**config.mk**
```make
export PLATFORM = sky130hd
export DESIGN_NAME = Power_Spec_Cal
export DESIGN_NICKNAME = Power_Spec_Cal
export VERILOG_FILES = /design/flow/design.v
export SDC_FILE = /design/flow/constraint.sdc
export NUM_CORES = 4
export LEC_CHECK = 0
export ABC_AREA = 1
export CAP_MARGIN = 20
export CORE_MARGIN = 2
export CORE_UTILIZATION = 72
export CTS_CLUSTER_DIAMETER = 235
export PLACE_DENSITY = 0.65
export SLEW_MARGIN = 20
```
**design.v**
```verilog
`timescale 1ns / 1ps
module Multiplier_25 (
    input  wire               clk,
    input  wire signed [24:0] a,
    input  wire signed [24:0] b,
    output wire signed [49:0] p
);
reg signed [24:0] a_r, b_r;
reg signed [49:0] p_1, p_2, p_3;
always @(posedge clk) begin
    a_r <= a;
    b_r <= b;
    p_1 <= a_r * b_r;
    p_2 <= p_1;
    p_3 <= p_2;
end
assign p = p_3;
endmodule
`timescale 1ns / 1ps
module Power_Spec_Cal(
           input wire clk,
           input wire rst,
           input wire dv,
           input wire [9:0] xk_index,
           input wire [24:0] fft_data_out_re,
           input wire [24:0] fft_data_out_im,
           output reg [49:0] Power_Spec,		 
           output reg data_valid,				 
           output reg dv_FFT					 
       );
reg signed [24:0] fftout_re_d;
reg signed [24:0] fftout_im_d;
wire signed [49:0] re_square;
wire signed [49:0] im_square;
reg [0:2] dv_reg;
always @(posedge clk or posedge rst)
begin : PipelineRegister_process
    if (rst == 1'b1) begin
        fftout_re_d <= 25'sb0;
        fftout_im_d <= 25'sb0;
    end
    else begin
        fftout_re_d <= fft_data_out_re;
        fftout_im_d <= fft_data_out_im;
    end
end
Multiplier_25 Multiplier_RE (
                  .clk(clk),  
                  .a(fftout_re_d),  
                  .b(fftout_re_d),  
                  .p(re_square)  
              );
Multiplier_25 Multiplier_IM (
                  .clk(clk),  
                  .a(fftout_im_d),  
                  .b(fftout_im_d),  
                  .p(im_square)  
              );
always @(posedge clk or posedge rst)
begin
    if(rst == 1)
        Power_Spec <= 0;
    else
        Power_Spec <= re_square + im_square;
end
always @(posedge clk or posedge rst)
begin
    if(rst == 1)
        data_valid <= 0;
    else
        data_valid <= dv_reg[1];
end
always @(posedge clk or posedge rst)
begin
    if(rst == 1)
    begin
        dv_reg[0] <= 0;
        dv_reg[1] <= 0;
        dv_reg[2] <= 0;
    end
    else
    begin
        dv_reg[0] <= (dv & xk_index[9]);	 
        dv_reg[1] <= dv_reg[0];
        dv_reg[2] <= dv_reg[1];
    end
end
always @(posedge clk or posedge rst)
begin
    if(rst == 1)
    begin
        dv_FFT <= 0;
    end
    else
    begin
        dv_FFT <= dv;
    end
end
endmodule
```
**constraint.sdc**
```tcl
create_clock -name core_clock -period 4.56 [get_ports {clk}]
set_input_delay 0.9120 -clock core_clock [delete_from_list [all_inputs] [get_ports {clk}]]
set_output_delay 0.9120 -clock core_clock [all_outputs]
set_load 0.01 [all_outputs]
```
**run.sh**
```bash
#!/bin/bash
# the make line also repeats each setting of config.mk as NAME=value (left out here)
make -C /OpenROAD-flow-scripts/flow DESIGN_CONFIG=/design/flow/config.mk WORK_HOME=/design/flow/orfs CLKGATE_MAP_FILE= finish
```
==> qor.yml, run 1 <==
synth_flops: 448
die_w_um: 286
ioPinCount: 115
cts-htree-levels: 2
chip_area_um2: 81700
synth_top_area_share: 0.424
failed_stage: "global routing (5_1_grt)"
syn_avg_cell_area_um2: 8.61
edf_count: 0
mux_share: 0
cts.sinks: 448
synth_area_leader_cell: "fa_1"
ys_seq_share: 0.166
initial_utilization: 0.725
simple_gate_area_frac: 0.143
ys_sh_aoi: 0.0285
adder_share: 0.502
top_cell: "inv_1"
flop_cell: "dfxtp_1"
track_usage: 0.765
yosysUniqueCellTypes: 35
core_um2: 78900
synth_area_um2: 57200
error: "[ERROR GRT-0116] Global routing finished with congestion. Check the congestion regions in the DRC Viewer."
synth_chip_area_um2: 57200
place_inst: 8371
cts-root-buf: "clkbuf_16"
yosys_cells: 6643
io_buffers: 105
die_y_um: 286
rows: 103
overflow: 272
status: "did not finish"
gp_congestion: 0.999
cts_buffer_depth: 3
xor_share: 0.0185
yosys-top-cells-count: "inv_1, nand2_1, fa_1, ha_1, dfxtp_1"
yosysWarningCount: 2
hpwl_mm: 148
top_logic_kind: "adder cells"
top_cells_by_area: "fa_1, inv_1, dfxtp_1, nand2_1, ha_1"
cts_buffers: 46
synthCells: 6643
syn-num-nets: 8272
cts.hold.buffers_added: 0
async_flop_share: 0.232
==> through the flow <==
stage / area [µm²] / TNS, ps / utilization / worst slack, ps
CTS: 73300 / -102840 / 0.930 / -1520
detailed placement: 67400 / -122800 / 0.854 / -1750
global placement: 67400 / -104820 / 0.854 / -1580
floorplan: 60900 / -65100 / - / -1180
==> layer usage <==
metal / track usage / overflow
met5: 0.322 / 1
met4: 0.784 / 111
met3: 0.603 / 15
met2: 0.946 / 141
met1: 0.745 / 4
==> repair_timing <==
action	4_1_cts
gates cloned	4
gates resized	867
buffers inserted	145
pin swaps	417
endpoints found under the setup margin	85
==> inputs of run 2 (changes only) <==
Settings changed: ABC_AREA 1 to not set, CORE_UTILIZATION 72 to 61, CTS_CLUSTER_DIAMETER 235 to not set, PLACE_DENSITY 0.65 to not set, SETUP_SLACK_MARGIN set to 1.63.
Clock period 4.56 ns to 5.72 ns, I/O delays scaled along.
==> run 2 against run 1 <==
- the layout now fails its checks (setup timing)
- die size rose by 8.2%
- synthesized cell count down 25%
- synthesized area down 8.3%
==> qor.yml, run 2 <==
status: "failed layout checks"
so_faults: "setup timing"
area_growth_pct: 26.4
rr_worst_depth: 27
initial_utilization: 0.615
core_um2: 85300
fmaxAchievable_mhz: 148
final_core_util: 0.778
drt_wl_total_mm: 119
track_usage: 0.284
mux_share: 0.00141
top_cells_by_area: "fa_1, dfxtp_1, inv_1, ha_1, dfrtp_1"
start_kind: "flop"
drc: 0
min_to: "Multiplier_RE.p_2[29]"
ioPinCount: 115
vias: 35836
cpMaxStageDelayCell: "fa_1"
yosysWarningCount: 2
dpl_cell_area_um2: 62000
final.period_utilization: 1.18
async_flop_share: 0.232
adder_share: 0.547
max_stage_delay_ps: 550
holdCritPathClass: "flop to flop"
final_area_um2: 66400
top_logic_kind: "adder cells"
place_ws_ps: -1100
ff_latch_area_um2: 9640
cts_buffer_depth: 3
worstHoldPathCells: 0
period_needed_ps: 6760
first_global_vias: 40116
gp_congestion: 0.911
vias_per_cell: 5.02
ys_sh_aoi: 0.0484
rsz0062_at_grt: "yes"
clock_latency_ps: 610
cts.sinks: 448
flop_cell: "dfxtp_1"
cp.arrival_ps: 7260
slew_headroom: 0.493
cp-endpoint: "Multiplier_RE.p_1[48]"
crit_type: "flop to flop"
cts_tree: "yes"
reg2reg_setup_slack_ps: -1040
synth_area_leader_cell: "fa_1"
finalWorstSetupSlack_ps: -1040
die_w_um: 297
drv_cap: 0
synthCells: 5013
synth_flops: 448
cp.depth: 27
io_buffers: 105
yosys_cells: 5013
r2r_end: "Multiplier_RE.p_1[48]"
die_y_um: 297
ys_seq_share: 0.181
clk_pin_slew_ps: 70
drt_iter0_markers: 1436
yosys-top-cells-count: "inv_1, fa_1, nand2_1, ha_1, dfxtp_1"
hold_ws_ps: 314
top_cell: "inv_1"
fill_cells: 5861
r2r-start: "Multiplier_RE.a_r[1]"
first_pass_iters: 5
crit_top_cell: "fa_1"
simple_gate_area_frac: 0.0851
cts_buffers: 46
place_inst: 6937
xor_share: 0.0282
hold_viol_final: 0
fin_skew_ps: 17.8
cts-root-buf: "clkbuf_16"
setup_violations: 64
tool_warnings: 55
ant_nets: 0
syn-num-nets: 6642
hold_start: "Multiplier_RE.p_1[29]"
crit_start: "Multiplier_RE.a_r[1]"
stdcell_count: 7135
synth_chip_area_um2: 52500
cp_top_family: "adder cells"
hpwl_mm: 99.4
grt_pass1_wl_mm: 197
chip_area_um2: 88400
drv_slew: 0
rows: 107
synth_area_um2: 52500
overflow: 0
critPathCaptureType: "flop"
mi_logic_area_um2: 39600
grt_max_degree: 69
layout.nets: 7580
edf_count: 0
worstMarginPinSlew_ps: 760
worstPathMaxFanout: 7
yosysUniqueCellTypes: 83
syn_avg_cell_area_um2: 10.5
synth_top_area_share: 0.463
post_drt_wl_per_cell_um: 16.6
cts-htree-levels: 2
antenna_found_initial: 1
required_ps: 6210
cp_num_buf_inv: 9
run 2: cell type report:
class / instances / share of cell area
Antenna cell: 3 / 0.000113
Clock buffer: 69 / 0.0213
Sequential cell: 448 / 0.145
Inverter: 1404 / 0.0799
Clock inverter: 16 / 0.00256
Timing Repair Buffer: 1014 / 0.132
Tap cell: 1144 / 0.0216
Multi-Input combinational cell: 3037 / 0.597
run 2: through the flow:
stage	TNS [ps]
after global placement	-41090
after detailed placement	-43920
final	-40010
after global routing	-54240
after CTS	-36460
after floorplan	-14440
run 2: metal layers:
layer	share of wire	GRT usage	routed length (µm)
met1	0.39	0.357	46800
met2	0.52	0.507	61900
met3	0.040	0.0323	4790
met4	0.043	0.104	5110
met5	0	0	0
run 2: repair_timing:
item	CTS	global route
hold buffers	0	0
gates cloned	1	1
setup endpoints to repair	87	87
pin swaps	112	166
buffers inserted	50	58
gates resized	246	239
hold endpoints to repair	0	0
==> inputs of run 3 (changes only) <==
Settings changed: CELL_PAD_IN_SITES_DETAIL_PLACEMENT set to 1, CORE_ASPECT_RATIO set to 0.57, CORE_MARGIN 2 to 9, CORE_UTILIZATION 61 to 56, CTS_CLUSTER_SIZE set to 21, GPL_ROUTABILITY_DRIVEN set to 0, GPL_TIMING_DRIVEN set to 1, MAX_ROUTING_LAYER set to met4, PLACE_DENSITY set to 0.53, SETUP_SLACK_MARGIN 1.63 to not set, SLEW_MARGIN 20 to 35.
Clock period 5.72 ns to 6.07 ns, I/O delays scaled along.
==> run 3 against run 2 <==
- the run now fails in global routing (5_1_grt)
- synthesized cell count did not move
- synthesized area did not move
- die size rose by 19%
==> qor.yml, run 3 <==
dpl_cell_area_um2: 61600
cts-root-buf: "clkbuf_16"
ioPinCount: 115
simple_gate_area_frac: 0.0851
place_ws_ps: -1100
top_cell: "inv_1"
chip_area_um2: 106000
top_cells_by_area: "fa_1, dfxtp_1, inv_1, ha_1, dfrtp_1"
initial_utilization: 0.567
failed_stage: "global routing (5_1_grt)"
cts_buffers: 43
flop_cell: "dfxtp_1"
rows: 84
ys_seq_share: 0.181
ys_sh_aoi: 0.0484
top_logic_kind: "adder cells"
synth_chip_area_um2: 52500
edf_count: 0
yosys-top-cells-count: "inv_1, fa_1, nand2_1, ha_1, dfxtp_1"
synth_area_leader_cell: "fa_1"
synth_top_area_share: 0.463
async_flop_share: 0.232
synthCells: 5013
cts-htree-levels: 2
die_y_um: 249
syn_avg_cell_area_um2: 10.5
yosysWarningCount: 2
syn-num-nets: 6642
core_um2: 92600
cts.sinks: 448
synth_area_um2: 52500
xor_share: 0.0282
hpwl_mm: 141
io_buffers: 105
mux_share: 0.00141
yosysUniqueCellTypes: 83
synth_flops: 448
cts_buffer_depth: 3
status: "did not finish"
yosys_cells: 5013
adder_share: 0.547
die_w_um: 424
[run 3: what timing repair did]
action | CTS
hold endpoints to repair | 0
hold buffers | 0
setup endpoints to repair | 68
resized | 403
gates cloned | 4
pin swaps | 236
setup buffers | 156
[run 3: through the flow]
stage / TNS, ps / std cells
after detailed placement: -43140 / 6994
after floorplan: -3210 / 5013
after CTS: -29460 / 7204
after global placement: -31800 / 6994
==> inputs of run 4 (changes only) <==
Settings changed: CAP_MARGIN 20 to 5, CELL_PAD_IN_SITES_DETAIL_PLACEMENT 1 to 2, CORE_ASPECT_RATIO 0.57 to not set, CORE_MARGIN 9 to 2, CORE_UTILIZATION 56 to 71, CTS_CLUSTER_SIZE 21 to not set, GPL_ROUTABILITY_DRIVEN 0 to not set, GPL_TIMING_DRIVEN 1 to not set, MAX_ROUTING_LAYER met4 to not set, PLACE_DENSITY 0.53 to not set, PLACE_DENSITY_LB_ADDON set to 0.24, SETUP_SLACK_MARGIN set to 1.26, SLEW_MARGIN 35 to 20, TNS_END_PERCENT set to 15.
Clock period 6.07 ns to 6.27 ns, I/O delays scaled along.
==> run 4 against run 3 <==
- the flow stops in detailed placement (3_5_place_dp)
- synthesized area stayed put
- die size is 28% lower
- synthesized cell count stayed put
==> qor.yml, run 4 <==
status: "did not finish"
failed_stage: "detailed placement (3_5_place_dp)"
error: "Error: detail_place.tcl, 38 bad optional access"
synth_area_leader_cell: "fa_1"
synth_flops: 448
yosys_cells: 5013
yosys-top-cells-count: "inv_1, fa_1, nand2_1, ha_1, dfxtp_1"
top_logic_kind: "adder cells"
core_um2: 73100
synthCells: 5013
chip_area_um2: 76100
syn-num-nets: 6642
edf_count: 0
mux_share: 0.00141
async_flop_share: 0.232
die_y_um: 276
ys_seq_share: 0.181
rows: 99
die_w_um: 276
initial_utilization: 0.718
flop_cell: "dfxtp_1"
simple_gate_area_frac: 0.0851
ys_sh_aoi: 0.0484
yosysWarningCount: 2
adder_share: 0.547
top_cells_by_area: "fa_1, dfxtp_1, inv_1, ha_1, dfrtp_1"
synth_top_area_share: 0.463
synth_area_um2: 52500
ioPinCount: 115
io_buffers: 105
xor_share: 0.0282
yosysUniqueCellTypes: 83
synth_chip_area_um2: 52500
top_cell: "inv_1"
gp_congestion: 0.937
syn_avg_cell_area_um2: 10.5
-- run 4: per-stage QoR --
stage / setup TNS [ps] / area (µm²) / hold WS [ps]
3_3_place_gp: -13900 / 60100 / 311
2_1_floorplan: -1320 / 53800 / 310
==> inputs of run 5 (changes only) <==
Settings changed: ABC_AREA set to 1, CAP_MARGIN 5 to 10, CELL_PAD_IN_SITES_GLOBAL_PLACEMENT set to 3, CORE_ASPECT_RATIO set to 0.53, CORE_MARGIN 2 to 6, CORE_UTILIZATION 71 to 69, CTS_CLUSTER_DIAMETER set to 285, CTS_CLUSTER_SIZE set to 27, GPL_ROUTABILITY_DRIVEN set to 0, GPL_TIMING_DRIVEN set to 0, MAX_ROUTING_LAYER set to met5, MIN_ROUTING_LAYER set to met2, PLACE_DENSITY set to 0.42, PLACE_DENSITY_LB_ADDON 0.24 to not set, SETUP_SLACK_MARGIN 1.26 to 3.29, SLEW_MARGIN 20 to 35, TNS_END_PERCENT 15 to 30.
Clock period 6.27 ns to 11.1 ns, I/O delays scaled along.
==> run 5 against run 4 <==
- the run fails in global placement without I/O (3_1_place_gp_skip_io)
- synthesized cell count grew 33%
- die size rose by 19%
- synthesized area increased by 9.0%
==> qor.yml, run 5 <==
error: "[ERROR GPL-0301] Utilization 140.461 % exceeds 100%."
xor_share: 0.0185
top_cells_by_area: "fa_1, inv_1, dfxtp_1, nand2_1, ha_1"
synth_top_area_share: 0.424
ys_seq_share: 0.166
flop_cell: "dfxtp_1"
die_w_um: 408
yosys_cells: 6643
die_y_um: 222
initial_utilization: 0.701
failed_stage: "global placement without I/O (3_1_place_gp_skip_io)"
core_um2: 81600
synth_flops: 448
synth_chip_area_um2: 57200
async_flop_share: 0.232
edf_count: 0
syn_avg_cell_area_um2: 8.61
synth_area_leader_cell: "fa_1"
adder_share: 0.502
yosysUniqueCellTypes: 35
simple_gate_area_frac: 0.143
synth_area_um2: 57200
synthCells: 6643
yosys-top-cells-count: "inv_1, nand2_1, fa_1, ha_1, dfxtp_1"
status: "did not finish"
chip_area_um2: 90300
ys_sh_aoi: 0.0285
top_logic_kind: "adder cells"
syn-num-nets: 8272
mux_share: 0
yosysWarningCount: 2
top_cell: "inv_1"
rows: 76
==> inputs of run 6 (changes only) <==
Settings changed: ABC_AREA 1 to 0, CAP_MARGIN 10 to 5, CELL_PAD_IN_SITES_DETAIL_PLACEMENT 2 to 1, CORE_ASPECT_RATIO 0.53 to 1.86, CORE_MARGIN 6 to 10, CORE_UTILIZATION 69 to 40, CTS_CLUSTER_DIAMETER 285 to 315, CTS_CLUSTER_SIZE 27 to not set, GPL_ROUTABILITY_DRIVEN 0 to not set, MIN_ROUTING_LAYER met2 to not set, PLACE_DENSITY 0.42 to not set, SETUP_SLACK_MARGIN 3.29 to 0.78, SLEW_MARGIN 35 to 25, TNS_END_PERCENT 30 to not set.
Clock period 11.1 ns to 8.0 ns, I/O delays scaled along.
==> run 6 against run 5 <==
- now clean on timing, DRC and antenna
- synthesized area decreased by 8.3%
- die size increased by 63%
- synthesized cell count decreased by 25%
==> qor.yml, run 6 <==
status: "timing/DRC/antenna clean"
synth_chip_area_um2: 52500
drt_wl_total_mm: 179
required_ps: 8530
start_kind: "flop"
die_y_um: 514
worstMarginPinSlew_ps: 776
holdCritPathClass: "flop to flop"
r2r-start: "Multiplier_RE.a_r[15]"
core_um2: 131000
flop_cell: "dfxtp_1"
drc: 0
top_cells_by_area: "fa_1, dfxtp_1, inv_1, ha_1, dfrtp_1"
yosysUniqueCellTypes: 83
mux_share: 0.00141
post_drt_wl_per_cell_um: 25.1
yosys_cells: 5013
fmaxAchievable_mhz: 140
simple_gate_area_frac: 0.0851
cts_buffer_depth: 3
reg2reg_setup_slack_ps: 860
r2r_end: "Multiplier_RE.p_1[48]"
hpwl_mm: 148
final_core_util: 0.474
adder_share: 0.547
async_flop_share: 0.232
area_growth_pct: 17.9
fin_setup_tns_ps: 0
cts-root-buf: "clkbuf_16"
top_logic_kind: "adder cells"
xor_share: 0.0282
final_area_um2: 61900
synthCells: 5013
cts_buffers: 46
synth_flops: 448
ant_nets: 0
drt_iter0_markers: 1081
setup_violations: 0
fin_skew_ps: 23.5
gp_congestion: 0.914
cp-endpoint: "Multiplier_RE.p_1[48]"
grt_pass1_wl_mm: 268
ys_sh_aoi: 0.0484
syn_avg_cell_area_um2: 10.5
final.period_utilization: 0.892
cts_tree: "yes"
hold_viol_final: 0
track_usage: 0.250
cp.depth: 28
cpMaxStageDelayCell: "fa_1"
yosysWarningCount: 2
layout.nets: 6984
cts.hold.buffers_added: 0
crit_type: "flop to flop"
mi_logic_area_um2: 38300
critPathCaptureType: "flop"
cts.sinks: 448
cp_num_buf_inv: 9
max_stage_delay_ps: 570
first_pass_iters: 5
syn-num-nets: 6642
ff_latch_area_um2: 9640
synth_area_leader_cell: "fa_1"
crit_start: "Multiplier_RE.a_r[15]"
grt_max_degree: 54
ys_seq_share: 0.181
cts-htree-levels: 2
fill_cells: 14292
drv_cap: 0
hold_ws_ps: 312
drv_slew: 0
die_w_um: 286
vias: 34496
tool_warnings: 54
synth_area_um2: 52500
clk_pin_slew_ps: 80
io_buffers: 105
edf_count: 0
synth_top_area_share: 0.463
antenna_found_initial: 8
ioPinCount: 115
overflow: 0
slew_headroom: 0.483
worstHoldPathCells: 0
crit_top_cell: "fa_1"
cp_top_family: "adder cells"
vias_per_cell: 4.83
yosys-top-cells-count: "inv_1, fa_1, nand2_1, ha_1, dfxtp_1"
dpl_cell_area_um2: 55800
rows: 181
cp.arrival_ps: 7670
initial_utilization: 0.402
period_needed_ps: 7140
first_global_vias: 41456
worstPathMaxFanout: 5
rsz0062_at_grt: "yes"
min_to: "Multiplier_RE.p_2[6]"
top_cell: "inv_1"
hold_start: "Multiplier_RE.p_1[6]"
clock_latency_ps: 650
chip_area_um2: 147000
rr_worst_depth: 28
## run 6: cell type report
type / instances / share of cell area
clock buffer: 61 / 0.0220
tap: 1738 / 0.0351
clock inverter: 25 / 0.00410
timing repair buffer: 294 / 0.0437
buffer: 124 / 0.0344
sequential: 448 / 0.156
antenna: 4 / 0.000162
multi-input combinational: 3037 / 0.618
inverter: 1404 / 0.0865
## run 6: through the flow
| stage | setup slack (ps) | instances |
|---|---|---|
| final | 862 | 7135 |
| after global routing | 633 | 7132 |
| after CTS | 754 | 7074 |
| after detailed placement | -2160 | 6857 |
| after global placement | -2100 | 6856 |
| after floorplan | 923 | 5013 |
## run 6: layer usage
| layer | part of all wire | GRT usage | vias up |
|---|---|---|---|
| met3 | 0.024 | 0.0240 | 382 |
| met1 | 0.34 | 0.249 | 18238 |
| met4 | 0.084 | 0.169 | 2 |
| li1 | - | - | 15266 |
| met2 | 0.55 | 0.482 | 608 |
| met5 | 0.000073 | 0 | - |
## run 6: repair_timing
action,in CTS,in global routing
setup buffers,131,56
endpoints found under the hold margin,0,0
pin swaps,59,101
gates cloned,0,1
resized,596,154
endpoints found under the setup margin,68,28
==> inputs of run 7 (changes only) <==
Settings changed: CAP_MARGIN 5 to 20, CELL_PAD_IN_SITES_GLOBAL_PLACEMENT 3 to 2, CORE_ASPECT_RATIO 1.86 to 0.71, GPL_TIMING_DRIVEN 0 to not set, MAX_ROUTING_LAYER met5 to met4, SETUP_SLACK_MARGIN 0.78 to 1.59.
==> run 7 against run 6 <==
- synthesized area stayed put
- die size is 0.34% lower
- first-iteration DRC count is 37% higher
- sequential share of layout area is 0.40 points lower
==> qor.yml, run 7 <==
synth_flops: 448
ys_sh_aoi: 0.0484
cp.arrival_ps: 7400
gp_congestion: 0.814
cts-root-buf: "clkbuf_16"
slew_headroom: 0.413
rsz0062_at_grt: "yes"
cts.hold.buffers_added: 0
track_usage: 0.210
synth_top_area_share: 0.463
ys_seq_share: 0.181
worstMarginPinSlew_ps: 881
mux_share: 0.00141
first_global_vias: 39038
fin_setup_tns_ps: 0
period_needed_ps: 6880
ant_nets: 0
flop_cell: "dfxtp_1"
setup_violations: 0
xor_share: 0.0282
async_flop_share: 0.232
post_drt_wl_per_cell_um: 20.1
edf_count: 0
dpl_cell_area_um2: 56800
synth_chip_area_um2: 52500
synthCells: 5013
drv_slew: 0
drv_cap: 0
cp.depth: 27
status: "timing/DRC/antenna clean"
drc: 0
hold_ws_ps: 310
start_kind: "flop"
required_ps: 8510
die_w_um: 450
top_logic_kind: "adder cells"
cts_buffer_depth: 3
cts.sinks: 448
top_cells_by_area: "fa_1, dfxtp_1, inv_1, ha_1, dfrtp_1"
crit_top_cell: "fa_1"
drt_iter0_markers: 1480
hold_start: "Multiplier_IM.p_2[31]"
die_y_um: 325
drt_wl_total_mm: 146
simple_gate_area_frac: 0.0851
grt_pass1_wl_mm: 231
cp-endpoint: "Multiplier_IM.p_1[47]"
grt_max_degree: 57
hpwl_mm: 117
clk_pin_slew_ps: 70
top_cell: "inv_1"
yosys_cells: 5013
worstPathMaxFanout: 14
critPathCaptureType: "flop"
clock_latency_ps: 640
adder_share: 0.547
synth_area_um2: 52500
vias_per_cell: 4.63
cts-htree-levels: 2
fill_cells: 14099
rows: 111
overflow: 0
tool_warnings: 55
core_um2: 130000
reg2reg_setup_slack_ps: 1120
hold_viol_final: 0
chip_area_um2: 146000
syn-num-nets: 6642
io_buffers: 105
max_stage_delay_ps: 540
final_area_um2: 63600
holdCritPathClass: "flop to flop"
antenna_found_initial: 13
cts_tree: "yes"
rr_worst_depth: 27
fmaxAchievable_mhz: 145
crit_start: "Multiplier_IM.a_r[12]"
first_pass_iters: 5
r2r_end: "Multiplier_IM.p_1[47]"
final.period_utilization: 0.861
synth_area_leader_cell: "fa_1"
layout.nets: 7096
crit_type: "flop to flop"
cts_buffers: 47
vias: 33656
yosysWarningCount: 2
cpMaxStageDelayCell: "fa_1"
fin_skew_ps: 20.7
initial_utilization: 0.405
cp_num_buf_inv: 8
worstHoldPathCells: 0
cp_top_family: "adder cells"
min_to: "Multiplier_IM.p_3[31]"
syn_avg_cell_area_um2: 10.5
area_growth_pct: 21.2
yosys-top-cells-count: "inv_1, fa_1, nand2_1, ha_1, dfxtp_1"
r2r-start: "Multiplier_IM.a_r[12]"
ioPinCount: 115
yosysUniqueCellTypes: 83
run 7: metrics by stage:
stage,setup WS [ps],utilization,cells
floorplan,1550,-,5013
global placement,492,0.438,6886
detailed placement,465,0.438,6886
CTS,1130,0.478,7164
global route,911,0.490,7261
finish,1120,0.491,7264
run 7: final cells by class:
cell class,count,area [µm²],share of cell area
timing repair buffer,529,5740,0.0903
sequential,448,9660,0.152
antenna,7,17.5,0.000275
clock buffer,66,1380,0.0217
tap,1751,2190,0.0344
clock inverter,22,244,0.00383
multi-input combinational,3037,39100,0.614
inverter,1404,5320,0.0837
run 7: per-layer routing:
layer  share of wire  vias to the layer above  track usage  wire length [µm]
li1                -                    15531            -                 -
met1            0.50                    17575        0.309             72800
met2            0.43                      435        0.304             62700
met3           0.052                      115       0.0396              7520
met4           0.018                        0       0.0359              2690
met5               0                        -            -                 0
run 7: timing repair:
action / 4_1_cts / 5_1_grt
endpoints found under the setup margin: 56 / 54
gates cloned: 6 / 4
buffers inserted: 184 / 89
pin swaps: 232 / 177
resized: 432 / 234
==> inputs of run 8 (changes only) <==
Settings changed: ABC_AREA 0 to not set, CELL_PAD_IN_SITES_DETAIL_PLACEMENT 1 to not set, CELL_PAD_IN_SITES_GLOBAL_PLACEMENT 2 to not set, CORE_ASPECT_RATIO 0.71 to not set, CORE_MARGIN 10 to 2, CTS_CLUSTER_DIAMETER 315 to not set, MAX_ROUTING_LAYER met4 to not set, PLACE_DENSITY set to 0.6, SETUP_SLACK_MARGIN 1.59 to 0.92, SLEW_MARGIN 25 to 20.
Clock period 8.0 ns to 7.69 ns, I/O delays scaled along.
==> run 8 against run 7 <==
- still clean
- setup slack worse by 390 ps
- synthesized area unchanged
- clock skew up 13 ps
- via count up 0.21%
- maximum frequency down 1.1%
- routed wire length down 17%
- global-route usage down 2.4 points
==> qor.yml, run 8 <==
reg2reg_setup_slack_ps: 730
mi_logic_area_um2: 38500
mux_share: 0.00141
status: "timing/DRC/antenna clean"
tool_warnings: 52
ys_seq_share: 0.181
vias_per_cell: 4.70
cts-htree-levels: 2
final_core_util: 0.479
cts.hold.buffers_added: 0
xor_share: 0.0282
grt_pass1_wl_mm: 196
r2r-start: "Multiplier_RE.a_r[2]"
setup_violations: 0
hpwl_mm: 96.8
worstHoldPathCells: 0
min_to: "Multiplier_RE.p_3[48]"
post_drt_wl_per_cell_um: 16.8
area_growth_pct: 18.5
cts.sinks: 448
ys_sh_aoi: 0.0484
synth_chip_area_um2: 52500
fmaxAchievable_mhz: 144
first_global_vias: 37700
die_y_um: 366
adder_share: 0.547
max_stage_delay_ps: 560
cp_num_buf_inv: 8
core_um2: 130000
required_ps: 8220
synth_flops: 448
edf_count: 0
track_usage: 0.185
cp.depth: 26
flop_cell: "dfxtp_1"
drc: 0
cpMaxStageDelayCell: "fa_1"
top_logic_kind: "adder cells"
syn_avg_cell_area_um2: 10.5
crit_start: "Multiplier_RE.a_r[2]"
ff_latch_area_um2: 9660
yosys_cells: 5013
r2r_end: "Multiplier_RE.p_1[48]"
drt_iter0_markers: 1646
drt_wl_total_mm: 121
worstMarginPinSlew_ps: 781
cp_top_family: "adder cells"
yosys-top-cells-count: "inv_1, fa_1, nand2_1, ha_1, dfxtp_1"
fin_skew_ps: 33.7
synthCells: 5013
yosysWarningCount: 2
syn-num-nets: 6642
period_needed_ps: 6960
first_pass_iters: 5
layout.nets: 7027
ant_nets: 0
gp_congestion: 0.874
cts_tree: "yes"
yosysUniqueCellTypes: 83
fin_setup_tns_ps: 0
clk_pin_slew_ps: 60
crit_top_cell: "fa_1"
top_cells_by_area: "fa_1, dfxtp_1, inv_1, ha_1, dfrtp_1"
holdCritPathClass: "flop to flop"
worstPathMaxFanout: 6
die_w_um: 366
hold_viol_final: 0
slew_headroom: 0.479
async_flop_share: 0.232
overflow: 0
vias: 33728
final_area_um2: 62200
drv_slew: 0
synth_area_leader_cell: "fa_1"
final.period_utilization: 0.905
rsz0062_at_grt: "yes"
fill_cells: 12086
ioPinCount: 115
rr_worst_depth: 26
cp.arrival_ps: 7490
rows: 132
synth_area_um2: 52500
simple_gate_area_frac: 0.0851
crit_type: "flop to flop"
antenna_found_initial: 3
critPathCaptureType: "flop"
drv_cap: 0
cts-root-buf: "clkbuf_16"
start_kind: "flop"
synth_top_area_share: 0.463
cp-endpoint: "Multiplier_RE.p_1[48]"
top_cell: "inv_1"
initial_utilization: 0.404
hold_start: "Multiplier_RE.p_2[48]"
chip_area_um2: 134000
io_buffers: 105
grt_max_degree: 58
dpl_cell_area_um2: 57000
clock_latency_ps: 620
cts_buffers: 49
cts_buffer_depth: 3
==> run 8: timing repair <==
action,in CTS,in global routing
pin swaps,88,203
buffers inserted,53,85
endpoints found under the setup margin,44,40
gates resized,239,317
gates cloned,9,5
hold endpoints to repair,0,0
==> run 8: stage by stage <==
stage | std cells | hold WS (ps) | worst slack [ps]
floorplan | 5013 | 310 | 922
global placement | 6937 | 311 | 200
detailed placement | 6937 | 312 | 124
CTS | 7090 | 297 | 723
global route | 7180 | 305 | 481
finish | 7181 | 302 | 727
==> run 8: layout make-up <==
cell class	count	area share
multi-input cells	3037	0.618
inverters	1404	0.0856
flip-flops and latches	448	0.155
well taps	1742	0.0351
diodes	1	0.0000402
repair buffers	458	0.0776
clock buffers	71	0.0239
clock inverters	20	0.00400
==> run 8: per-layer routing <==
metal	vias up	GRT usage	part of all wire
met3	179	0.0301	0.053
li1	15386	-	-
met2	651	0.313	0.49
met5	-	0	0
met4	0	0.0549	0.027
met1	17512	0.245	0.43
==> inputs of run 9 (changes only) <==
Settings changed: CORE_UTILIZATION 40 to 64, CTS_CLUSTER_SIZE set to 76, PLACE_DENSITY 0.6 to not set, SETUP_SLACK_MARGIN 0.92 to 0.8.
Clock period 7.69 ns to 4.29 ns, I/O delays scaled along.
==> run 9 against run 8 <==
- clock-buffer cell count decreased by 10
- critical path depth unchanged
- hold slack improved by 8.3 ps
- setup slack got worse by 3200 ps
- die size decreased by 37%
- critical path type unchanged
- maximum frequency increased by 2.6%
- via count increased by 8.2%
- utilization increased by 34 points
- the layout now fails its checks (setup timing)
- synthesized area unchanged
- routed wire length increased by 3.7%
==> qor.yml, run 9 <==
worstMarginPinSlew_ps: 988
xor_share: 0.0282
edf_count: 0
syn_avg_cell_area_um2: 10.5
fin_setup_tns_ps: -152880
vias_per_cell: 5.12
required_ps: 4800
fill_cells: 5001
cts.sinks: 448
setup_violations: 83
final.period_utilization: 1.58
syn-num-nets: 6642
crit_top_cell: "fa_1"
tool_warnings: 55
synth_top_area_share: 0.463
synthCells: 5013
simple_gate_area_frac: 0.0851
crit_start: "Multiplier_IM.a_r[4]"
r2r-start: "Multiplier_IM.a_r[4]"
async_flop_share: 0.232
top_cell: "inv_1"
status: "failed layout checks"
overflow: 0
adder_share: 0.547
synth_area_um2: 52500
cp.arrival_ps: 7300
gp_congestion: 0.929
die_y_um: 290
so_faults: "setup timing"
rr_worst_depth: 26
drt_iter0_markers: 1595
worstHoldPathCells: 0
max_stage_delay_ps: 540
rows: 105
holdCritPathClass: "flop to flop"
drt_wl_total_mm: 125
fmaxAchievable_mhz: 147
min_to: "Multiplier_IM.p_3[28]"
hold_start: "Multiplier_IM.p_2[28]"
yosys_cells: 5013
clock_latency_ps: 630
layout.nets: 7647
flop_cell: "dfxtp_1"
critPathCaptureType: "flop"
ioPinCount: 115
drc: 0
hold_ws_ps: 310
cts_buffers: 47
mux_share: 0.00141
track_usage: 0.310
first_pass_iters: 6
cp.depth: 26
yosysUniqueCellTypes: 83
ant_nets: 0
grt_pass1_wl_mm: 204
rsz0062_at_grt: "yes"
area_growth_pct: 27.8
grt_max_degree: 44
ys_seq_share: 0.181
cts-htree-levels: 2
synth_area_leader_cell: "fa_1"
cts_buffer_depth: 3
cts.hold.buffers_added: 0
hpwl_mm: 102
top_logic_kind: "adder cells"
cp_num_buf_inv: 7
antenna_found_initial: 6
chip_area_um2: 84300
yosys-top-cells-count: "inv_1, fa_1, nand2_1, ha_1, dfxtp_1"
yosysWarningCount: 2
die_w_um: 290
start_kind: "flop"
cpMaxStageDelayCell: "fa_1"
slew_headroom: 0.341
synth_flops: 448
post_drt_wl_per_cell_um: 17.5
top_cells_by_area: "fa_1, dfxtp_1, inv_1, ha_1, dfrtp_1"
period_needed_ps: 6790
vias: 36504
synth_chip_area_um2: 52500
initial_utilization: 0.643
finalWorstSetupSlack_ps: -2500
cp_top_family: "adder cells"
cp-endpoint: "Multiplier_IM.p_1[43]"
fin_skew_ps: 34.0
io_buffers: 105
worstPathMaxFanout: 4
first_global_vias: 41263
drv_cap: 0
reg2reg_setup_slack_ps: -2500
ys_sh_aoi: 0.0484
clk_pin_slew_ps: 70
drv_slew: 0
cts-root-buf: "clkbuf_16"
hold_viol_final: 0
cts_tree: "yes"
r2r_end: "Multiplier_IM.p_1[43]"
crit_type: "flop to flop"
core_um2: 81600
run 9: metal layers:
metal	part of all wire	GRT usage	wire, µm
met4	0.046	0.118	5770
met3	0.050	0.0438	6220
met5	0.00056	0	70
met2	0.52	0.552	65600
met1	0.38	0.384	47400
run 9: cell type report:
class                      count  area, µm²  share of cell area
sequential                   448       9640               0.144
antenna                        1       2.50           0.0000373
inverter                    1404       5310              0.0791
multi-input combinational   3037      39800               0.593
tap                         1070       1340              0.0200
clock inverter                26        269             0.00401
timing repair buffer        1080       9400               0.140
clock buffer                  61       1340              0.0200
run 9: timing repair:
item | 4_1_cts | 5_1_grt
gates cloned | 1 | 2
endpoints found under the setup margin | 89 | 90
pin swaps | 189 | 124
gates resized | 327 | 197
setup buffers | 97 | 51
run 9: stage by stage:
| step | area (µm²) | instances | worst slack [ps] | util |
|---|---|---|---|---|
| after floorplan | 54600 | 5013 | -2160 | - |
| after global placement | 62200 | 6888 | -2450 | 0.763 |
| after detailed placement | 62200 | 6888 | -2530 | 0.763 |
| after CTS | 65800 | 7073 | -2380 | 0.807 |
| after global routing | 67100 | 7126 | -2700 | 0.822 |
| final | 67100 | 7127 | -2500 | 0.822 |
==> inputs of run 10 (changes only) <==
Settings changed: CAP_MARGIN 20 to 30, CORE_ASPECT_RATIO set to 0.73, CORE_UTILIZATION 64 to 72, CTS_CLUSTER_SIZE 76 to not set, PLACE_DENSITY set to 0.65, SETUP_SLACK_MARGIN 0.8 to -0.49.
Clock period 4.29 ns to 6.16 ns, I/O delays scaled along.
==> run 10 against run 9 <==
- still fails the layout checks on setup timing
- routed wire length up 9.1%
- non-clock buffer count down 164
- sequential share of layout area up 0.63 points
- register-to-register slack better by 1600 ps
- clock-buffer cell count down 3
- critical endpoint is now Multiplier_RE.p_1[46]
==> qor.yml, run 10 <==
status: "failed layout checks"
so_faults: "setup timing"
finalWorstSetupSlack_ps: -948
grt_pass1_wl_mm: 210
cts-root-buf: "clkbuf_16"
top_cells_by_area: "fa_1, dfxtp_1, inv_1, ha_1, dfrtp_1"
vias: 37511
ys_seq_share: 0.181
final.period_utilization: 1.15
routed.top_layer: "met5"
cts_tree: "yes"
final_area_um2: 64200
die_y_um: 235
min_to: "Multiplier_IM.p_3[17]"
drt_iter0_markers: 2798
fin_skew_ps: 23.5
synth_top_area_share: 0.463
initial_utilization: 0.728
cts.sinks: 448
synthCells: 5013
drv_slew: 0
crit_top_cell: "fa_1"
clk_pin_slew_ps: 70
fmaxAchievable_mhz: 141
area_growth_pct: 22.4
holdCritPathClass: "flop to flop"
dr_wl_met2_mm: 66.3
simple_gate_area_frac: 0.0851
place_inst: 6659
critPathCaptureType: "flop"
cts-htree-levels: 2
synth_area_leader_cell: "fa_1"
post_drt_wl_per_cell_um: 20.0
ioPinCount: 115
hold_viol_final: 0
hold_ws_ps: 321
slew_headroom: 0.396
yosys-top-cells-count: "inv_1, fa_1, nand2_1, ha_1, dfxtp_1"
cts_buffer_depth: 3
tool_warnings: 54
hpwl_mm: 101
syn-num-nets: 6642
drt_wl_total_mm: 136
setup_violations: 57
start_kind: "flop"
rsz0062_at_grt: "yes"
layout.nets: 7477
die_w_um: 320
adder_share: 0.547
xor_share: 0.0282
yosysUniqueCellTypes: 83
rr_worst_depth: 26
rows: 84
clock_latency_ps: 610
max_stage_delay_ps: 610
period_needed_ps: 7110
top_cell: "inv_1"
syn_avg_cell_area_um2: 10.5
final_core_util: 0.891
worstPathMaxFanout: 5
cp-endpoint: "Multiplier_RE.p_1[46]"
cts.hold.buffers_added: 0
chip_area_um2: 75100
met3_length_mm: 11.8
first_global_vias: 41714
reg2reg_setup_slack_ps: -950
core_um2: 72100
ys_sh_aoi: 0.0484
top_logic_kind: "adder cells"
overflow: 0
yosysWarningCount: 2
ant_nets: 0
drc: 0
r2r-start: "Multiplier_RE.a_r[2]"
cts_buffers: 41
crit_type: "flop to flop"
worstHoldPathCells: 0
synth_area_um2: 52500
grt_max_degree: 57
drv_cap: 0
met1Wirelength_mm: 52.1
antenna_found_initial: 6
yosys_cells: 5013
worstMarginPinSlew_ps: 906
hold_start: "Multiplier_IM.p_2[17]"
track_usage: 0.362
cp_top_family: "adder cells"
async_flop_share: 0.232
synth_chip_area_um2: 52500
crit_start: "Multiplier_RE.a_r[2]"
edf_count: 0
required_ps: 6690
gp_congestion: 0.922
io_buffers: 105
synth_flops: 448
cp.arrival_ps: 7640
mux_share: 0.00141
cp_num_buf_inv: 8
dpl_cell_area_um2: 60000
vias_per_cell: 5.49
r2r_end: "Multiplier_RE.p_1[46]"
first_pass_iters: 6
flop_cell: "dfxtp_1"
stdcell_count: 6829
cpMaxStageDelayCell: "fa_2"
cp.depth: 26
==> run 10: routing by layer <==
metal  GRT usage  up-vias
met5           0        -
li1            -    16279
met3      0.0941      501
met2       0.587     1581
met1       0.478    19148
met4       0.132        2
==> run 10: timing repair <==
item,CTS,global route
endpoints found under the setup margin,41,41
resized,255,247
cloned,5,1
buffers inserted,99,97
pin swaps,136,197
==> run 10: layout make-up <==
cell class | count | area, µm²
Multi-Input combinational cell | 3037 | 38700
Sequential cell | 448 | 9630
Timing Repair Buffer | 916 | 8020
Fill cell | 3295 | 7870
Inverter | 1404 | 5290
Clock buffer | 58 | 1250
Tap cell | 946 | 1180
Clock inverter | 18 | 160
Antenna cell | 2 | 5.00
==> run 10: metrics by stage <==
stage               worst slack [ps]  setup TNS, ps
floorplan                       -490          -8960
global route                   -1060         -38130
detailed placement             -1060         -33830
CTS                             -640         -18780
global placement                -901         -28450
finish                          -948         -28350
==> inputs of run 11 (changes only) <==
Settings changed: CAP_MARGIN 30 to 20, CORE_ASPECT_RATIO 0.73 to not set, PLACE_DENSITY 0.65 to 0.6, SETUP_SLACK_MARGIN -0.49 to not set, TNS_END_PERCENT set to 5.
Clock period 6.16 ns to 4.58 ns, I/O delays scaled along.
==> run 11 against run 10 <==
- still fails the layout checks on setup timing
- setup slack got worse by 1400 ps
- sequential cell count unchanged
- utilization is 0.46 points lower
- critical path depth fell by 1
- routed wire length shrank 4.0%
- non-clock buffer count rose by 44
- final area rose by 0.16%
- clock skew grew 14 ps
- critical path type unchanged
==> qor.yml, run 11 <==
cts-htree-levels: 2
setup_violations: 82
cp-endpoint: "Multiplier_RE.p_1[46]"
fin_skew_ps: 37.7
rows: 99
syn_avg_cell_area_um2: 10.5
top_cells_by_area: "fa_1, dfxtp_1, inv_1, ha_1, dfrtp_1"
async_flop_share: 0.232
drc: 0
grt_pass1_wl_mm: 209
worstPathMaxFanout: 9
drt_iter0_markers: 2203
rr_worst_depth: 25
r2r-start: "Multiplier_RE.a_r[9]"
status: "failed layout checks"
fin_setup_tns_ps: -132000
start_kind: "flop"
overflow: 0
crit_start: "Multiplier_RE.a_r[9]"
routed.top_layer: "met4"
yosysUniqueCellTypes: 83
worstHoldPathCells: 0
ys_seq_share: 0.181
io_buffers: 105
die_w_um: 274
max_stage_delay_ps: 620
tool_warnings: 55
clk_pin_slew_ps: 70
final.period_utilization: 1.51
cpMaxStageDelayCell: "fa_1"
met1Wirelength_mm: 46.5
final_area_um2: 64300
cts_buffer_depth: 3
synthCells: 5013
rsz0062_at_grt: "yes"
vias_per_cell: 5.45
adder_share: 0.547
fill_cells: 3483
dpl_cell_area_um2: 61200
cp_num_buf_inv: 6
so_faults: "setup timing"
first_global_vias: 43415
syn-num-nets: 6642
yosys_cells: 5013
mi_logic_area_um2: 38500
met3_length_mm: 6.73
cts_tree: "yes"
holdCritPathClass: "flop to flop"
initial_utilization: 0.723
slew_headroom: 0.353
xor_share: 0.0282
gp_congestion: 0.941
cts-root-buf: "clkbuf_16"
synth_chip_area_um2: 52500
hpwl_mm: 103
fmaxAchievable_mhz: 145
antenna_found_initial: 3
critPathCaptureType: "flop"
post_drt_wl_per_cell_um: 19.0
drv_cap: 0
chip_area_um2: 75100
min_to: "Multiplier_RE.p_2[31]"
drt_wl_total_mm: 131
core_um2: 72600
cp_top_family: "adder cells"
dr_wl_met2_mm: 69.6
drv_slew: 0
ant_nets: 0
ff_latch_area_um2: 9610
reg2reg_setup_slack_ps: -2340
mux_share: 0.00141
vias: 37561
layout.nets: 7526
place_inst: 6757
cts.hold.buffers_added: 0
r2r_end: "Multiplier_RE.p_1[46]"
top_logic_kind: "adder cells"
simple_gate_area_frac: 0.0851
hold_ws_ps: 298
cts.sinks: 448
cp.depth: 25
ioPinCount: 115
worstMarginPinSlew_ps: 970
grt_max_degree: 87
synth_top_area_share: 0.463
yosys-top-cells-count: "inv_1, fa_1, nand2_1, ha_1, dfxtp_1"
area_growth_pct: 22.6
synth_area_leader_cell: "fa_1"
flop_cell: "dfxtp_1"
stdcell_count: 6895
required_ps: 5050
cts_buffers: 46
die_y_um: 274
synth_flops: 448
period_needed_ps: 6920
track_usage: 0.362
crit_top_cell: "fa_1"
hold_start: "Multiplier_RE.p_1[31]"
hold_viol_final: 0
cp.arrival_ps: 7380
ys_sh_aoi: 0.0484
top_cell: "inv_1"
yosysWarningCount: 2
clock_latency_ps: 610
synth_area_um2: 52500
first_pass_iters: 6
crit_type: "flop to flop"
finalWorstSetupSlack_ps: -2340
edf_count: 0
==> run 11: what timing repair did <==
action / in CTS / in global routing
cloned: 1 / 0
buffers inserted: 32 / 18
endpoints found under the setup margin: 84 / 85
gates resized: 177 / 102
pin swaps: 91 / 78
==> run 11: per-layer routing <==
metal | track usage | vias to the layer above
met3 | 0.0464 | 550
met2 | 0.658 | 1301
met4 | 0.194 | 0
met5 | 0 | -
met1 | 0.417 | 19333
li1 | - | 16377
==> run 11: through the flow <==
stage	utilization	setup slack, ps
final	0.886	-2340
after global routing	0.886	-2510
after CTS	0.879	-2150
after detailed placement	0.843	-2300
after global placement	0.843	-2170
after floorplan	-	-1870
==> run 11: cell type report <==
| type | instances | area share |
|---|---|---|
| Inverter | 1404 | 0.0822 |
| Sequential cell | 448 | 0.149 |
| Clock buffer | 65 | 0.0216 |
| Antenna cell | 2 | 0.0000778 |
| Timing Repair Buffer | 960 | 0.125 |
| Tap cell | 959 | 0.0187 |
| Clock inverter | 20 | 0.00360 |
| Multi-Input combinational cell | 3037 | 0.599 |
==> inputs of run 12 (changes only) <==
Settings changed: ABC_AREA set to 1, CAP_MARGIN 20 to 10, CELL_PAD_IN_SITES_GLOBAL_PLACEMENT set to 0, CORE_ASPECT_RATIO set to 0.91, CTS_CLUSTER_DIAMETER set to 225, CTS_CLUSTER_SIZE set to 82, MAX_ROUTING_LAYER set to met4, PLACE_DENSITY 0.6 to not set, PLACE_DENSITY_LB_ADDON set to 0.04, SETUP_SLACK_MARGIN set to 0.52, SLEW_MARGIN 20 to 5, TNS_END_PERCENT 5 to 55.
Clock period 4.58 ns to 4.27 ns, I/O delays scaled along.
==> run 12 against run 11 <==
- the run now fails in global routing (5_1_grt)
- synthesized cell count up 33%
- synthesized area up 9.0%
- die size up 8.9%
==> qor.yml, run 12 <==
edf_count: 0
synth_area_leader_cell: "fa_1"
die_y_um: 273
cts.sinks: 448
yosys_cells: 6643
place_ws_ps: -2120
track_usage: 0.710
status: "did not finish"
synth_top_area_share: 0.424
ioPinCount: 115
hpwl_mm: 159
syn_avg_cell_area_um2: 8.61
flop_cell: "dfxtp_1"
io_buffers: 105
top_cells_by_area: "fa_1, inv_1, dfxtp_1, nand2_1, ha_1"
ys_seq_share: 0.166
cts_buffers: 12
cts.hold.buffers_added: 0
gp_congestion: 1.04
yosys-top-cells-count: "inv_1, nand2_1, fa_1, ha_1, dfxtp_1"
syn-num-nets: 8272
top_cell: "inv_1"
error: "[ERROR GRT-0116] Global routing finished with congestion. Check the congestion regions in the DRC Viewer."
failed_stage: "global routing (5_1_grt)"
yosysWarningCount: 2
core_um2: 78600
yosysUniqueCellTypes: 35
overflow: 196
xor_share: 0.0185
die_w_um: 299
simple_gate_area_frac: 0.143
ys_sh_aoi: 0.0285
cts-root-buf: "clkbuf_16"
synthCells: 6643
cts-htree-levels: 1
initial_utilization: 0.728
synth_chip_area_um2: 57200
async_flop_share: 0.232
synth_area_um2: 57200
synth_flops: 448
cts_buffer_depth: 3
adder_share: 0.502
mux_share: 0
rows: 98
chip_area_um2: 81700
top_logic_kind: "adder cells"
[run 12: routing by layer]
layer  GRT overflow  GRT usage
met4             77      0.651
met1              1      0.716
met3             18      0.520
met5              -          -
met2            100      0.877
[run 12: through the flow]
stage          hold WS, ps  instances  area (µm²)   util
2_1_floorplan          310       6643       60000      -
3_3_place_gp           311       8414       67000  0.853
3_5_place_dp           312       8414       67000  0.853
4_1_cts                229       8487       69200  0.880
[run 12: timing repair]
item | 4_1_cts
endpoints found under the setup margin | 89
pin swaps | 115
resized | 390
setup buffers | 53
==> inputs of run 13 (changes only) <==
Settings changed: ABC_AREA 1 to 0, CORE_ASPECT_RATIO 0.91 to 0.72, CTS_CLUSTER_DIAMETER 225 to 325, CTS_CLUSTER_SIZE 82 to 21, MAX_ROUTING_LAYER met4 to met5, SETUP_SLACK_MARGIN 0.52 to 2.4, SLEW_MARGIN 5 to 35, TNS_END_PERCENT 55 to 30.
Clock period 4.27 ns to 8.0 ns, I/O delays scaled along.
==> run 13 against run 12 <==
- die size fell by 8.1%
- synthesized area decreased by 8.3%
- now clean on timing, DRC and antenna
- synthesized cell count is 25% lower
==> qor.yml, run 13 <==
xor_share: 0.0282
synth_chip_area_um2: 52500
first_pass_iters: 6
crit_type: "flop to flop"
place_ws_ps: 532
worstMarginPinSlew_ps: 715
gp_congestion: 0.919
final_area_um2: 61300
fin_skew_ps: 37.2
mux_share: 0.00141
critPathCaptureType: "flop"
die_y_um: 233
io_buffers: 105
ioPinCount: 115
ant_nets: 0
track_usage: 0.365
worstPathMaxFanout: 5
r2r-start: "Multiplier_IM.a_r[1]"
cp-endpoint: "Multiplier_IM.p_1[48]"
hold_viol_final: 0
synth_area_um2: 52500
synth_flops: 448
cts.hold.buffers_added: 0
syn-num-nets: 6642
clock_latency_ps: 630
fin_setup_tns_ps: 0
synth_area_leader_cell: "fa_1"
core_um2: 71800
reg2reg_setup_slack_ps: 780
worstHoldPathCells: 0
slew_headroom: 0.523
cts.sinks: 448
grt_max_degree: 59
layout.nets: 7038
drt_iter0_markers: 3232
setup_violations: 0
cts_buffers: 25
finalWorstSetupSlack_ps: 784
top_logic_kind: "adder cells"
top_cells_by_area: "fa_1, dfxtp_1, inv_1, ha_1, dfrtp_1"
synth_top_area_share: 0.463
fmaxAchievable_mhz: 139
area_growth_pct: 16.7
rsz0062_at_grt: "yes"
yosys_cells: 5013
cts_buffer_depth: 3
die_w_um: 322
top_cell: "inv_1"
holdCritPathClass: "flop to flop"
cp.arrival_ps: 7770
first_global_vias: 39148
cts_tree: "yes"
drv_cap: 0
edf_count: 0
overflow: 0
drv_slew: 0
cp_num_buf_inv: 7
yosysWarningCount: 2
syn_avg_cell_area_um2: 10.5
crit_start: "Multiplier_IM.a_r[1]"
required_ps: 8550
cts-htree-levels: 1
tool_warnings: 53
hold_ws_ps: 326
cts-root-buf: "clkbuf_16"
cp_top_family: "adder cells"
rows: 83
adder_share: 0.547
final.period_utilization: 0.902
min_to: "Multiplier_IM.p_2[14]"
chip_area_um2: 75100
simple_gate_area_frac: 0.0851
start_kind: "flop"
yosysUniqueCellTypes: 83
hpwl_mm: 93.0
async_flop_share: 0.232
cp.depth: 25
rr_worst_depth: 25
r2r_end: "Multiplier_IM.p_1[48]"
max_stage_delay_ps: 640
initial_utilization: 0.731
drt_wl_total_mm: 142
hold_start: "Multiplier_IM.p_1[14]"
synthCells: 5013
dpl_cell_area_um2: 55600
status: "timing/DRC/antenna clean"
vias_per_cell: 5.75
drc: 0
ys_seq_share: 0.181
vias: 36840
yosys-top-cells-count: "inv_1, fa_1, nand2_1, ha_1, dfxtp_1"
post_drt_wl_per_cell_um: 22.1
antenna_found_initial: 8
ys_sh_aoi: 0.0484
clk_pin_slew_ps: 120
grt_pass1_wl_mm: 208
cpMaxStageDelayCell: "fa_1"
flop_cell: "dfxtp_1"
period_needed_ps: 7220
run 13: routing by layer:
metal | track usage | wire length, µm | vias up
met1 | 0.511 | 52700 | 18534
met3 | 0.0962 | 17000 | 693
met2 | 0.565 | 63500 | 2198
li1 | - | - | 15405
met5 | 0 | 144 | -
met4 | 0.121 | 8250 | 10
run 13: timing repair:
item | CTS | global route
setup buffers | 210 | 111
pin swaps | 137 | 205
setup endpoints to repair | 75 | 75
cloned | 5 | 3
gates resized | 324 | 228
run 13: cell type report:
cell class                      instances  area [µm²]
Multi-Input combinational cell       3037       39100
Fill cell                            3555       10500
Sequential cell                       448        9660
Inverter                             1404        5350
Timing Repair Buffer                  493        5200
Tap cell                              977        1220
Clock buffer                           43         693
Clock inverter                          2        25.0
Antenna cell                            3        7.51
run 13: through the flow:
stage,util,cells
floorplan,-,5013
global placement,0.774,6030
detailed placement,0.774,6030
CTS,0.830,6290
global route,0.854,6405
finish,0.854,6407
==> inputs of run 14 (changes only) <==
Settings changed: ABC_AREA 0 to 1, CAP_MARGIN 10 to 5, CELL_PAD_IN_SITES_DETAIL_PLACEMENT set to 0, CELL_PAD_IN_SITES_GLOBAL_PLACEMENT 0 to 3, CORE_ASPECT_RATIO 0.72 to 1.86, CORE_MARGIN 2 to 8, CORE_UTILIZATION 72 to 40, CTS_CLUSTER_DIAMETER 325 to 315, CTS_CLUSTER_SIZE 21 to not set, GPL_TIMING_DRIVEN set to 0, MIN_ROUTING_LAYER set to met2, PLACE_DENSITY_LB_ADDON 0.04 to not set, SETUP_SLACK_MARGIN 2.4 to 0.78, SLEW_MARGIN 35 to 25, TNS_END_PERCENT 30 to not set.
Clock period 8.0 ns to 7.34 ns, I/O delays scaled along.
==> run 14 against run 13 <==
- the layout now fails its checks (DRC)
- routed wire length up 75%
- synthesized area up 9.0%
- hold slack worse by 9.5 ps
- sequential share of layout area down 2.2 points
- global-route usage up 10 points
- critical path depth unchanged
- synthesized cell count up 33%
- clock skew up 13 ps
==> qor.yml, run 14 <==
fmaxAchievable_mhz: 150
required_ps: 7950
holdCritPathClass: "flop to flop"
initial_utilization: 0.402
ant_nets: 0
synth_area_um2: 57200
grt_max_degree: 79
status: "failed layout checks"
synth_chip_area_um2: 57200
ys_seq_share: 0.166
stdcell_count: 9020
yosys-top-cells-count: "inv_1, nand2_1, fa_1, ha_1, dfxtp_1"
synth_area_leader_cell: "fa_1"
r2r_end: "Multiplier_IM.p_1[37]"
cp-endpoint: "Multiplier_IM.p_1[37]"
cpMaxStageDelayCell: "fa_2"
cts_tree: "yes"
reg2reg_setup_slack_ps: 680
so_faults: "DRC"
first_pass_iters: 50
grt_pass1_wl_mm: 343
cp.depth: 25
yosysWarningCount: 2
cp.arrival_ps: 7270
dpl_cell_area_um2: 60800
setup_violations: 0
drt_iter0_markers: 13538
place_inst: 8661
vias_per_cell: 6.81
tool_warnings: 54
final_area_um2: 70200
hold_start: "Multiplier_IM.p_1[43]"
max_stage_delay_ps: 630
yosysUniqueCellTypes: 35
critPathCaptureType: "flop"
cts_buffer_depth: 3
first_global_vias: 69499
final.period_utilization: 0.907
cp_top_family: "adder cells"
mux_share: 0
io_buffers: 105
drv_cap: 0
drv_slew: 0
rr_worst_depth: 25
synthCells: 6643
rows: 189
synth_flops: 448
area_growth_pct: 22.7
syn_avg_cell_area_um2: 8.61
clock_latency_ps: 720
antenna_found_initial: 2
async_flop_share: 0.232
ioPinCount: 115
drt_wl_total_mm: 247
edf_count: 0
r2r-start: "Multiplier_IM.a_r[6]"
period_needed_ps: 6660
synth_top_area_share: 0.424
fin_setup_tns_ps: 0
yosys_cells: 6643
chip_area_um2: 156000
hpwl_mm: 205
rsz0062_at_grt: "yes"
worstMarginPinSlew_ps: 1120
clk_pin_slew_ps: 70
worstHoldPathCells: 0
vias: 61463
track_usage: 0.468
overflow: 0
cts-root-buf: "clkbuf_16"
top_logic_kind: "adder cells"
crit_type: "flop to flop"
top_cell: "inv_1"
die_w_um: 293
worstPathMaxFanout: 6
fin_skew_ps: 50.1
gp_congestion: 1.10
flop_cell: "dfxtp_1"
crit_top_cell: "fa_1"
syn-num-nets: 8272
cp_num_buf_inv: 9
adder_share: 0.502
finalWorstSetupSlack_ps: 684
die_y_um: 532
cts_buffers: 50
post_drt_wl_per_cell_um: 27.4
place_ws_ps: -1670
cts-htree-levels: 2
cts.sinks: 448
layout.nets: 8669
min_to: "Multiplier_IM.p_2[43]"
hold_viol_final: 0
cts.hold.buffers_added: 0
ys_sh_aoi: 0.0285
simple_gate_area_frac: 0.143
top_cells_by_area: "fa_1, inv_1, dfxtp_1, nand2_1, ha_1"
slew_headroom: 0.250
xor_share: 0.0185
start_kind: "flop"
drc: 1
core_um2: 142000
crit_start: "Multiplier_IM.a_r[6]"
run 14: routing by layer:
layer / track usage / up-vias / routed length, µm / share of wire
met1: - / 22286 / 0 / 0
li1: - / 19606 / - / -
met2: 0.659 / 17052 / 135000 / 0.55
met4: 0.217 / 10 / 44000 / 0.18
met5: 0.0144 / - / 191 / 0.00077
met3: 0.432 / 2509 / 68300 / 0.28
run 14: stage by stage:
step	utilization	hold WS, ps
after global routing	0.493	323
after detailed placement	0.427	312
final	0.493	317
after floorplan	-	310
after global placement	0.426	310
after CTS	0.470	322
run 14: layout make-up:
class	instances	area, µm²
sequential	448	9550
buffer	154	2870
timing repair buffer	345	3160
clock buffer	62	1390
multi-input combinational	4018	42700
fill	13974	72200
inverter	2023	7670
clock inverter	32	377
tap	1910	2390
antenna	28	70.1
run 14: what timing repair did:
item	in CTS	in global routing
setup buffers	113	122
setup endpoints to repair	77	67
endpoints found under the hold margin	0	0
gates resized	775	670
pin swaps	65	199
cloned	0	2
